Setup of exp/zinc:
==> flow/design.v <==
module top#(parameter m = 7)(
    input clk,
    input signed [m-1:0]noise_in,
    output reg signed [2*m-1:0]filter_out
);
    localparam signed [m-1:0] tap0 = 5;
    localparam signed [m-1:0] tap1 = 8;
    localparam signed [m-1:0] tap2 = 11;
    localparam signed [m-1:0] tap3 = 15;
    localparam signed [m-1:0] tap4 = 17;
    localparam signed [m-1:0] tap5 = 18;
    localparam signed [m-1:0] tap6 = 17;
    localparam signed [m-1:0] tap7 = 15;
    localparam signed [m-1:0] tap8 = 11;
    localparam signed [m-1:0] tap9 = 8;
    localparam signed [m-1:0] tap10 = 5;
    reg signed [m-1:0] register_0;
    reg signed [m-1:0] register_1;
    reg signed [m-1:0] register_2;
    reg signed [m-1:0] register_3;
    reg signed [m-1:0] register_4;
    reg signed [m-1:0] register_5;
    reg signed [m-1:0] register_6;
    reg signed [m-1:0] register_7;
    reg signed [m-1:0] register_8;
    reg signed [m-1:0] register_9;
    always@(posedge clk) begin
        register_0 <= noise_in;
        register_1 <= register_0;
        register_2 <= register_1;
        register_3 <= register_2;
        register_4 <= register_3;
        register_5 <= register_4;
        register_6 <= register_5;
        register_7 <= register_6;
        register_8 <= register_7;
        register_9 <= register_8;  
        filter_out <=  noise_in * tap0 +
                            register_0 * tap1 +
                            register_1 * tap2 +
                            register_2 * tap3 +
                            register_3 * tap4 +
                            register_4 * tap5 +
                            register_5 * tap6 +
                            register_6 * tap7 +
                            register_7 * tap8 +
                            register_8 * tap9 +
                            register_9 * tap10;
    end
endmodule
clock: 5.94 ns
lec_check: 0
abc_area: 1
cap_margin: 5
core_margin: 2
core_utilization: 72
cts_cluster_diameter: 223
cts_cluster_size: 100
setup_slack_margin: 0.67
slew_margin: 20
run.sh (not shown) runs the stock make flow with config.mk's settings and CLKGATE_MAP_FILE=.
exp/zinc ran in full, but the layout does not pass; the checks complain about setup timing.
For exp/nickel, these inputs were changed with respect to exp/zinc:
# exp/zinc
export LEC_CHECK = 0
export ABC_AREA = 1
export CAP_MARGIN = 5
export CORE_MARGIN = 2
export CORE_UTILIZATION = 72
export CTS_CLUSTER_DIAMETER = 223
export CTS_CLUSTER_SIZE = 100
export SETUP_SLACK_MARGIN = 0.67
export SLEW_MARGIN = 20
create_clock -name core_clock -period 5.94 [get_ports {clk}]
# exp/nickel
export LEC_CHECK = 0
export ABC_AREA = 1
export CAP_MARGIN = 20
export CORE_MARGIN = 2
export CORE_UTILIZATION = 72
export CTS_CLUSTER_DIAMETER = 98
export CTS_CLUSTER_SIZE = 23
export SETUP_SLACK_MARGIN = -0.24
export SLEW_MARGIN = 20
create_clock -name core_clock -period 4.78 [get_ports {clk}]
==> comparison <==
- exp/nickel: flow complete, layout not clean; failing: setup timing
- Clock buffer count in the final layout for exp/nickel is lower than for exp/zinc.
- exp/nickel vs exp/zinc: final total negative setup slack down in exp/nickel
The inputs of exp/juniper differ from those of exp/nickel as listed below.
# exp/nickel
export LEC_CHECK = 0
export ABC_AREA = 1
export CAP_MARGIN = 20
export CORE_MARGIN = 2
export CORE_UTILIZATION = 72
export CTS_CLUSTER_DIAMETER = 98
export CTS_CLUSTER_SIZE = 23
export SETUP_SLACK_MARGIN = -0.24
export SLEW_MARGIN = 20
create_clock -name core_clock -period 4.78 [get_ports {clk}]
# exp/juniper
export LEC_CHECK = 0
export CAP_MARGIN = 20
export CORE_MARGIN = 2
export CORE_UTILIZATION = 69
export SLEW_MARGIN = 20
create_clock -name core_clock -period 8.6 [get_ports {clk}]
Results
Looking at the reports, exp/juniper completed the entire flow and the layout it produced met the timing, DRC and antenna checks. In exp/juniper, the utilization after layout came out 13 points below the value in exp/nickel. [compare] base=exp/nickel new=exp/juniper: via count decreased by about 16% relative to the old numbers, cell area decreased by about 11% relative to the old numbers, setup slack increased by 2240 ps relative to the old numbers, wire length decreased by about 23% relative to the old numbers. | slew at the pin closest to its max-slew limit | exp/juniper vs exp/nickel | 91 ps higher |.
Input-level comparison between exp/sierra and exp/juniper:
# exp/juniper
export LEC_CHECK = 0
export CAP_MARGIN = 20
export CORE_MARGIN = 2
export CORE_UTILIZATION = 69
export SLEW_MARGIN = 20
create_clock -name core_clock -period 8.6 [get_ports {clk}]
# exp/sierra
export LEC_CHECK = 0
export CAP_MARGIN = 20
export CORE_MARGIN = 2
export CORE_UTILIZATION = 40
export CTS_CLUSTER_DIAMETER = 318
export CTS_CLUSTER_SIZE = 45
export PLACE_DENSITY = 0.66
export SLEW_MARGIN = 35
create_clock -name core_clock -period 10.0 [get_ports {clk}]
Results
exp/sierra vs. exp/juniper: area added between synthesis and finish higher, well-tap cell count higher, sequential element share of the synthesized area roughly the same. Total detailed-routing wirelength (higher): exp/juniper.

========
Starts from the design.v that is shown in full above.
Settings: LEC_CHECK=0, CAP_MARGIN=20, CELL_PAD_IN_SITES_GLOBAL_PLACEMENT=3, CORE_MARGIN=2, CORE_UTILIZATION=40, CTS_CLUSTER_DIAMETER=225, GPL_TIMING_DRIVEN=0, HOLD_SLACK_MARGIN=-0.06, MAX_ROUTING_LAYER=met4, MIN_ROUTING_LAYER=met2, PLACE_DENSITY=0.54, SLEW_MARGIN=20; clock period 10.0 ns.
Next try:
- ABC_AREA: not set -> 0
- CAP_MARGIN: 20 -> 40
- CELL_PAD_IN_SITES_DETAIL_PLACEMENT: not set -> 2
- CELL_PAD_IN_SITES_GLOBAL_PLACEMENT: 3 -> 2
- CORE_UTILIZATION: 40 -> 30
- CTS_CLUSTER_DIAMETER: 225 -> 345
- GPL_ROUTABILITY_DRIVEN: not set -> 1
- HOLD_SLACK_MARGIN: -0.06 -> 0.01
- PLACE_DENSITY: 0.54 -> not set
- SLEW_MARGIN: 20 -> 0
- TNS_END_PERCENT: not set -> 5
Outcome: Maximum frequency came out higher by about 1.2%. Routed wire length came out higher by about 11%. First-iteration DRC count came out lower by 20%. Global-route usage came out lower by 5.3 points. Via count came out lower by about 1.4%. Synthesized area is unchanged.

========
## job 101
Starts from the design.v that is shown in full above.
clock: 10.0 ns
lec_check: 0
cap_margin: 20
core_aspect_ratio: 1.2
core_margin: 2
core_utilization: 44
cts_cluster_diameter: 54
cts_cluster_size: 20
place_density: 0.66
slew_margin: 15
Both conditions hold for job 101: the flow ran to the end and the final layout passed the timing, DRC and antenna checks.
Modified inputs, job 102 compared to job 101
==> flow/config.mk <==
export PLATFORM = sky130hd
export DESIGN_NAME = top
export DESIGN_NICKNAME = top
export VERILOG_FILES = /design/flow/design.v
export SDC_FILE = /design/flow/constraint.sdc
export NUM_CORES = 4
export LEC_CHECK = 0
export CAP_MARGIN = 20
export CORE_MARGIN = 2
export CORE_UTILIZATION = 72
export CTS_CLUSTER_SIZE = 19
export SLEW_MARGIN = 20
==> flow/constraint.sdc <==
create_clock -name core_clock -period 5.9 [get_ports {clk}]
set_input_delay 1.1800 -clock core_clock [delete_from_list [all_inputs] [get_ports {clk}]]
set_output_delay 1.1800 -clock core_clock [all_outputs]
set_load 0.01 [all_outputs]
--- outcome ---
Total length of routed met3 wires (job 102 vs. job 101) increases by more than 100%
[job 102] flow finished | final checks: failed | reasons: negative setup slack
In job 102, the buffering overhead came out 6.0 points above the value in job 101.
Job 102 against job 101; wire length reported by the detailed router is up by more than 10%.
On final cell count: job 102 sits below job 101.
diff inputs: job 102 => job 103
diff --git a/flow/config.mk b/flow/config.mk
--- a/flow/config.mk
+++ b/flow/config.mk
@@ -6,7 +6,10 @@
 export NUM_CORES = 4
 export LEC_CHECK = 0
-export CAP_MARGIN = 20
+export ABC_AREA = 1
+export CAP_MARGIN = 5
 export CORE_MARGIN = 2
 export CORE_UTILIZATION = 72
-export CTS_CLUSTER_SIZE = 19
+export CTS_CLUSTER_DIAMETER = 280
+export CTS_CLUSTER_SIZE = 22
+export SETUP_SLACK_MARGIN = -0.3
 export SLEW_MARGIN = 20
==> flow/constraint.sdc <==
create_clock -name core_clock -period 4.87 [get_ports {clk}]
set_input_delay 0.9740 -clock core_clock [delete_from_list [all_inputs] [get_ports {clk}]]
set_output_delay 0.9740 -clock core_clock [all_outputs]
set_load 0.01 [all_outputs]
==> comparison <==
- Area growth from synthesis to layout was higher in the run labelled job 103.
- Status job 103: flow complete, layout not clean - negative setup slack
- Taking job 102 as the reference, in job 103 area share of and-or/or-and cells after synthesis lost 1.0 points, proportion of cell area occupied by registers lost 0.41 points, combinational cell area excluding buffers and inverters picked up an extra 0.81%.
- Number of distinct standard cells referenced by the synthesized netlist came out lower on job 103 than on job 102.
#### Input delta (job 104 over job 103)
==> flow/config.mk <==
export PLATFORM = sky130hd
export DESIGN_NAME = top
export DESIGN_NICKNAME = top
export VERILOG_FILES = /design/flow/design.v
export SDC_FILE = /design/flow/constraint.sdc
export NUM_CORES = 4
export LEC_CHECK = 0
export CAP_MARGIN = 20
export CORE_MARGIN = 2
export CORE_UTILIZATION = 40
export SLEW_MARGIN = 20
==> flow/constraint.sdc <==
create_clock -name core_clock -period 8.6 [get_ports {clk}]
set_input_delay 1.7200 -clock core_clock [delete_from_list [all_inputs] [get_ports {clk}]]
set_output_delay 1.7200 -clock core_clock [all_outputs]
set_load 0.01 [all_outputs]
## What came out
- Completing all stages was not enough for job 103: its layout failed the final checks because of negative setup slack.
- Having completed the whole flow, job 104 delivered a layout that passed the timing, DRC and antenna checks.
- For synthesized net count, dividing the value from job 104 by the value from job 103 gives 0.943.
- Relative to job 103, combinational gate count decreased by about 9% in job 104.
- Diff job 103 -> job 104 | share of the clock period used by the worst path | decrease of 41 points
- Job 104 does better than job 103 on register-to-register slack.
- Diff job 103 -> job 104 | netlist area before placement | down slightly
- Job 104 vs job 103: core utilization down in job 104
